== harbor ==
==> flow/design.v <==
`timescale 1ns / 1ps
module IIR2nd#(
    parameter DW = 20,FW = 15
)(
    input clk,rst_n,en,
    input signed [DW-1:0] din,
    output logic signed[DW-1:0] dout,
    input [31:0]index
);
    localparam logic signed[DW-1:0] GAIN =41;
    function automatic logic signed[DW-1:0] DEN(input [31:0] i);
        case (i)
        32'd0:  DEN = -65446;
        32'd1:  DEN = -65421;
        32'd2:  DEN = -65381;
        32'd3:  DEN = -65325;
        32'd4:  DEN = -65252;
        32'd5:  DEN = -65163;
        32'd6:  DEN = -65058;
        32'd7:  DEN = -64938;
        32'd8:  DEN = -64801;
        32'd9:  DEN = -64648;
        32'd10: DEN = -64479;
        32'd11: DEN = -64294;
        32'd12: DEN = -64094;
        32'd13: DEN = -63877;
        32'd14: DEN = -63645;
        32'd15: DEN = -63397;
        32'd16: DEN = -63134;
        32'd17: DEN = -62855;
        32'd18: DEN = -62560;
        32'd19: DEN = -62250;
        default: DEN = 0;
        endcase
    endfunction
    localparam logic signed [DW-1:0] NUM0 = 32768, NUM1 = 0, NUM2 = -32768;
    wire signed [DW-1:0] n0;
    wire signed [DW-1:0] n1;
    wire signed [DW-1:0] n2;
    wire signed [DW-1:0] d1;
    wire signed [DW-1:0] d2;
    wire signed [DW-1:0] g ;
    assign    n0      = (NUM0);
    assign    n1     = (NUM1);
    assign    n2     = (NUM2);
    assign    d1     = (DEN(index));
    assign    d2     = (32686);
    assign    g      = (GAIN);
    logic signed [DW-1:0]   z1,z0;
    wire signed [DW-1:0] pn0;
    wire signed [DW-1:0] pn1;
    wire signed [DW-1:0] pn2;
    wire signed [DW-1:0] o ;
    wire signed [DW-1:0] pd1;
    wire signed [DW-1:0] pd2;
    assign        pn0    = 
    (((DW-FW)+(DW-FW)+(FW)+(FW))'(din)*((DW-FW)+(DW-FW)+(FW)+(FW))'(n0))>>>((FW)+(FW)-(FW));
    assign        pn1    = 
    (((DW-FW)+(DW-FW)+(FW)+(FW))'(din)*((DW-FW)+(DW-FW)+(FW)+(FW))'(n1))>>>((FW)+(FW)-(FW));
    assign        pn2    = 
    (((DW-FW)+(DW-FW)+(FW)+(FW))'(din)*((DW-FW)+(DW-FW)+(FW)+(FW))'(n2))>>>((FW)+(FW)-(FW));
    assign        o     =z0 + pn0;
    assign        pd1    = 
    (((DW-FW)+(DW-FW)+(FW)+(FW))'(o)*((DW-FW)+(DW-FW)+(FW)+(FW))'(d1))>>>((FW)+(FW)-(FW));
    assign        pd2    = 
    (((DW-FW)+(DW-FW)+(FW)+(FW))'(o)*((DW-FW)+(DW-FW)+(FW)+(FW))'(d2))>>>((FW)+(FW)-(FW));
    always_ff @( posedge clk ) begin 
        if(!rst_n) begin
            z0<=0; z1<=0;dout<=0;
        end else begin
            z0<=pn1 + z1 - pd1;
            z1<=pn2 - pd2;
            dout<=
    (((DW-FW)+(DW-FW)+(FW)+(FW))'(o)*((DW-FW)+(DW-FW)+(FW)+(FW))'(g))>>>((FW)+(FW)-(FW));
        end
    end
endmodule
module IIR#(
    parameter DW = 16,EW = 4
)(
    input clk,rst_n,en,
    input signed [DW-1:0] din,
    output logic signed [DW-1:0] dout,
    input [31:0]index,
    output logic signed [DW+EW-1:0] dout_W
    );
    localparam W = DW + EW;
    logic signed [W-1:0] din_W;
    assign din_W = din;
    assign dout = dout_W;
    IIR2nd #(W,DW-1)IIR2nd_inst(
    clk,rst_n,en, din_W, dout_W,index
        );
endmodule
`timescale 1ns / 1ps
module IIR_v#(
    parameter DW = 16,FW = 15
)(
    input clk,rst_n,en,
    input signed [DW-1:0] din,
    output wire signed [DW-1:0] dout,
    input [31:0]index,
    output wire signed [DW+FW-1:0] dout_W
    );
    IIR#(
        DW,FW
    )IIR_inst(
        clk,rst_n,en,din,dout,index,dout_W
    );
endmodule
==> flow/config.mk <==
export PLATFORM = sky130hd
export DESIGN_NAME = IIR_v
export DESIGN_NICKNAME = IIR_v
export VERILOG_FILES = /design/flow/design.v
export SDC_FILE = /design/flow/constraint.sdc
export NUM_CORES = 4
export LEC_CHECK = 0
export ABC_AREA = 0
export CAP_MARGIN = 0
export CELL_PAD_IN_SITES_DETAIL_PLACEMENT = 2
export CELL_PAD_IN_SITES_GLOBAL_PLACEMENT = 2
export CORE_ASPECT_RATIO = 1.38
export CORE_MARGIN = 4
export CORE_UTILIZATION = 40
export GPL_ROUTABILITY_DRIVEN = 1
export MAX_ROUTING_LAYER = met4
export SETUP_SLACK_MARGIN = 0.5
export SLEW_MARGIN = 20
export TNS_END_PERCENT = 40
==> flow/constraint.sdc <==
create_clock -name core_clock -period 15.1 [get_ports {clk}]
set_input_delay 3.0200 -clock core_clock [delete_from_list [all_inputs] [get_ports {clk}]]
set_output_delay 3.0200 -clock core_clock [all_outputs]
set_load 0.01 [all_outputs]
run.sh (not shown) runs the stock make flow with config.mk's settings and CLKGATE_MAP_FILE=.
harbor: flow completed, timing, DRC and antenna clean
Input-level comparison between raven and harbor:
# harbor
export LEC_CHECK = 0
export ABC_AREA = 0
export CAP_MARGIN = 0
export CELL_PAD_IN_SITES_DETAIL_PLACEMENT = 2
export CELL_PAD_IN_SITES_GLOBAL_PLACEMENT = 2
export CORE_ASPECT_RATIO = 1.38
export CORE_MARGIN = 4
export CORE_UTILIZATION = 40
export GPL_ROUTABILITY_DRIVEN = 1
export MAX_ROUTING_LAYER = met4
export SETUP_SLACK_MARGIN = 0.5
export SLEW_MARGIN = 20
export TNS_END_PERCENT = 40
create_clock -name core_clock -period 15.1 [get_ports {clk}]
# raven
export LEC_CHECK = 0
export ABC_AREA = 1
export CAP_MARGIN = 0
export CELL_PAD_IN_SITES_DETAIL_PLACEMENT = 1
export CELL_PAD_IN_SITES_GLOBAL_PLACEMENT = 2
export CORE_MARGIN = 4
export CORE_UTILIZATION = 40
export GPL_ROUTABILITY_DRIVEN = 1
export MAX_ROUTING_LAYER = met4
export SLEW_MARGIN = 20
create_clock -name core_clock -period 15.1 [get_ports {clk}]
[summary]
Sort harbor and raven by cell total in the yosys stat output, ascending, and harbor comes first. Synthesized chip area reported by yosys was higher in the run labelled raven. Re area after synthesis: harbor and raven aren't equal, and the higher value belongs to raven. Slowest cell on the critical path: sky130_fd_sc_hd__o21ai_0 -> harbor, sky130_fd_sc_hd__clkdlybuf4s50_1 -> raven. Changes observed in raven relative to harbor: count of inverters other than clock inverters in the layout went up, all-layer global routing usage went down, core occupancy in the finished layout went down.
#### Input delta (ember over raven)
# raven
export LEC_CHECK = 0
export ABC_AREA = 1
export CAP_MARGIN = 0
export CELL_PAD_IN_SITES_DETAIL_PLACEMENT = 1
export CELL_PAD_IN_SITES_GLOBAL_PLACEMENT = 2
export CORE_MARGIN = 4
export CORE_UTILIZATION = 40
export GPL_ROUTABILITY_DRIVEN = 1
export MAX_ROUTING_LAYER = met4
export SLEW_MARGIN = 20
create_clock -name core_clock -period 15.1 [get_ports {clk}]
# ember
export LEC_CHECK = 0
export CAP_MARGIN = 20
export CORE_MARGIN = 2
export CORE_UTILIZATION = 64
export SLEW_MARGIN = 20
create_clock -name core_clock -period 17.4 [get_ports {clk}]
On sequential cell count, raven and ember are basically level.
Re synthesis area per yosys: raven and ember aren't equal, and the higher value belongs to raven.
Between raven and ember, the final hold slack figures differ only marginally.
ember ends up with higher share of cell area taken by flip-flops and latches than raven does.
Compared with raven, ember shows a higher minimum setup slack after placement.
raven → ember: largest net degree at the start of global routing went up by 51%.
For xenon, these inputs were changed with respect to ember:
# ember
export LEC_CHECK = 0
export CAP_MARGIN = 20
export CORE_MARGIN = 2
export CORE_UTILIZATION = 64
export SLEW_MARGIN = 20
create_clock -name core_clock -period 17.4 [get_ports {clk}]
# xenon
export LEC_CHECK = 0
export CAP_MARGIN = 20
export CORE_MARGIN = 2
export CORE_UTILIZATION = 25
export SLEW_MARGIN = 20
create_clock -name core_clock -period 17.4 [get_ports {clk}]
Results
xenon reached the final stage; the timing, design-rule and antenna checks on its layout passed.
Going from ember to xenon, non-clock buffer count grew by 7.9%; share of the core filled with cells decreased 40 points; via count of the routed design moved down; multi-input gate share of the layout cell area went down 3.1 points.
ember leaves more setup margin than xenon.
Delta (xenon minus ember): worst relative slew slack increased by 6.8 points relative to the old numbers; clock buffer count from CTS closely matched the old numbers; die outline area increased by about 150% relative to the old numbers; first-pass GRT wire length increased by 7.2 mm relative to the old numbers.
The following lists how onyx was set up differently from xenon:
# xenon
export LEC_CHECK = 0
export CAP_MARGIN = 20
export CORE_MARGIN = 2
export CORE_UTILIZATION = 25
export SLEW_MARGIN = 20
create_clock -name core_clock -period 17.4 [get_ports {clk}]
# onyx
export LEC_CHECK = 0
export CAP_MARGIN = 20
export CORE_MARGIN = 2
export CORE_UTILIZATION = 68
export CTS_CLUSTER_DIAMETER = 147
export CTS_CLUSTER_SIZE = 99
export SLEW_MARGIN = 20
create_clock -name core_clock -period 17.4 [get_ports {clk}]
--- outcome ---
Per the comparison of onyx with xenon, number of antenna violations at the first check in global routing went down, DRC violation total after the first TritonRoute iteration moved up, post-layout instance area has decreased, met3 usage picked up an extra 4.6 points.
Placeable core region, onyx and xenon: lower on onyx
Of the two values seen for highest signal layer in the routed design, met4 was produced by xenon and met5 by onyx.
Compared with xenon, in onyx routability-driven placement congestion ratio shows an increase of 0.061, sequential share of layout area shows an increase of 0.16 points, maximum buffer depth of the clock tree shows no meaningful change, final period demand of the worst path shows a reduction of 0.17 ns, count of antenna diodes in the layout shows an increase of 1.
Between onyx and xenon, the total die area is higher for xenon.
The following lists how cedar was set up differently from onyx:
# onyx
export LEC_CHECK = 0
export CAP_MARGIN = 20
export CORE_MARGIN = 2
export CORE_UTILIZATION = 68
export CTS_CLUSTER_DIAMETER = 147
export CTS_CLUSTER_SIZE = 99
export SLEW_MARGIN = 20
create_clock -name core_clock -period 17.4 [get_ports {clk}]
# cedar
export LEC_CHECK = 0
export CAP_MARGIN = 20
export CORE_MARGIN = 2
export CORE_UTILIZATION = 65
export CTS_CLUSTER_SIZE = 58
export MAX_ROUTING_LAYER = met4
export SLEW_MARGIN = 20
create_clock -name core_clock -period 12.7 [get_ports {clk}]
Notes after the runs:
cedar: flow complete, layout not clean; failing: negative setup slack. Per the comparison of cedar with onyx, maximum number of pins on one net before global-route repair now sits lower, first-pass iteration count of the detailed router now sits higher. Taking onyx as the reference, in cedar post-DP HPWL went up by 14%, buffer share of cell area went up. Met1 wire length: cedar higher than onyx. The worst hold slack of cedar exceeds that of onyx by 0.013 ns. cedar vs onyx — average routed wire per standard cell rose 0.69%. Going from onyx to cedar, critical path depth shrank by a few percent. cedar: cell total after placement is 798 higher than what onyx reported. Total wirelength of the detailed-routed design up 17 mm in cedar wrt onyx.
